// error_correction
module error_correction # (
    parameter puf_sig_length     = 256,
    parameter ipid_N             = 16
)
(
    input                                clk,
    input                                rst_n,
    input        [1:0]                   pcm_instruction,
    input        [puf_sig_length-1:0]    pcm_puf_in,
    input                                pcm_puf_in_valid,
    input        [$clog2(ipid_N)-1:0]    pcm_ipid_number,
    output logic [puf_sig_length-1:0]    pcm_puf_out,
    output logic                         pcm_puf_out_valid,
    output logic                         pcm_S_c  
);
Size: about 520 I/O pins, roughly 81,000 sq um of cells after synthesis.
Settings: LEC_CHECK=0, CAP_MARGIN=20, CORE_MARGIN=2, CORE_UTILIZATION=64, CTS_CLUSTER_SIZE=45, HOLD_SLACK_MARGIN=0.3, SETUP_SLACK_MARGIN=0.61, SLEW_MARGIN=20; clock period 2.15 ns.
run.sh (not shown) runs the stock make flow with config.mk's settings and CLKGATE_MAP_FILE=.
The first run produced a layout that fails on setup timing.
==> next run, changes <==
--- a/flow/config.mk
+++ b/flow/config.mk
@@ -8,7 +8,8 @@
 export CAP_MARGIN = 20
 export CORE_MARGIN = 2
-export CORE_UTILIZATION = 64
-export CTS_CLUSTER_SIZE = 45
-export HOLD_SLACK_MARGIN = 0.3
-export SETUP_SLACK_MARGIN = 0.61
+export CORE_UTILIZATION = 70
+export CTS_CLUSTER_DIAMETER = 360
+export CTS_CLUSTER_SIZE = 37
+export PLACE_DENSITY = 0.6
+export SETUP_SLACK_MARGIN = 0.56
 export SLEW_MARGIN = 20
Outcome: The changed run ended with an error in global routing. Synthesized cell count does not change. Die area drops by a little under a tenth. Synthesized area is unchanged.

---

Starting RTL as in the previous note.
clock: 3.29 ns
lec_check: 0
cap_margin: 20
core_margin: 2
core_utilization: 58
cts_cluster_size: 41
setup_slack_margin: -0.06
slew_margin: 20
tns_end_percent: 5
==> next run, changes <==
--- a/flow/config.mk
+++ b/flow/config.mk
@@ -10,3 +10,3 @@
-export CORE_UTILIZATION = 58
-export CTS_CLUSTER_SIZE = 41
-export SETUP_SLACK_MARGIN = -0.06
+export CORE_UTILIZATION = 70
+export CTS_CLUSTER_SIZE = 37
+export PLACE_DENSITY = 0.6
@@ -14 +13,0 @@
-export TNS_END_PERCENT = 5
==> flow/constraint.sdc (replaced) <==
create_clock -name core_clock -period 2.2 [get_ports {clk}]
set_input_delay 0.4400 -clock core_clock [delete_from_list [all_inputs] [get_ports {clk}]]
set_output_delay 0.4400 -clock core_clock [all_outputs]
set_load 0.01 [all_outputs]
Now the flow died in 4_1_cts with DPL-0033. Synthesized area does not change. Synthesized cell count stays the same. Die size falls by 17%.
==> next run, changes <==
--- a/flow/config.mk
+++ b/flow/config.mk
@@ -11 +11 @@
-export CTS_CLUSTER_SIZE = 37
+export CTS_CLUSTER_SIZE = 59
==> flow/constraint.sdc (replaced) <==
create_clock -name core_clock -period 3.11 [get_ports {clk}]
set_input_delay 0.6220 -clock core_clock [delete_from_list [all_inputs] [get_ports {clk}]]
set_output_delay 0.6220 -clock core_clock [all_outputs]
set_load 0.01 [all_outputs]
After rerunning: Now the flow finished but fails on negative setup slack; area after synthesis does not change; synthesized cell count is unchanged; die area does not change.
==> next run, changes <==
--- a/flow/config.mk
+++ b/flow/config.mk
@@ -11,2 +11 @@
-export CTS_CLUSTER_SIZE = 59
-export PLACE_DENSITY = 0.6
+export CTS_CLUSTER_SIZE = 49
==> flow/constraint.sdc (replaced) <==
create_clock -name core_clock -period 2.21 [get_ports {clk}]
set_input_delay 0.4420 -clock core_clock [delete_from_list [all_inputs] [get_ports {clk}]]
set_output_delay 0.4420 -clock core_clock [all_outputs]
set_load 0.01 [all_outputs]
What happened: Now the flow ended with an error in 5_1_grt (GRT-0116). Die area does not change. Synthesized area does not change. Synthesized cell count is unchanged.

---

## old
Starting RTL as in the previous note.
clock: 4.45 ns
lec_check: 0
cap_margin: 20
cell_pad_in_sites_detail_placement: 0
core_margin: 2
core_utilization: 45
cts_cluster_size: 72
gpl_routability_driven: 1
max_routing_layer: met4
min_routing_layer: met1
place_density_lb_addon: 0.17
slew_margin: 40
tns_end_percent: 30
Here is what was changed in the inputs of new compared with old.
- changing CORE_UTILIZATION from 45 to 58
- removing MAX_ROUTING_LAYER (formerly met4)
- removing CTS_CLUSTER_SIZE (formerly 72)
- removing GPL_ROUTABILITY_DRIVEN (formerly 1)
- removing TNS_END_PERCENT (formerly 30)
- removing CELL_PAD_IN_SITES_DETAIL_PLACEMENT (formerly 0)
- removing MIN_ROUTING_LAYER (formerly met1)
- setting PLACE_DENSITY to 0.6 for the first time
- removing PLACE_DENSITY_LB_ADDON (formerly 0.17)
- changing SLEW_MARGIN from 40 to 20
- changing the clock period (ns, I/O delays scaled along) from 4.45 to 3.67
==> comparison <==
The synthesized area of new and that of old are within noise of each other.
Looking at class of the tightest hold or removal check, the in2async result is from old; the reg2reg one comes from new.
Changes observed in new relative to old: die footprint decreased by about 22% relative to the old numbers; clock slew seen by the registers of the worst setup and hold paths closely matched the old numbers; total chip power increased by 12 mW relative to the old numbers.
Power figures rest on the tool's default switching activity, not on a simulated workload.
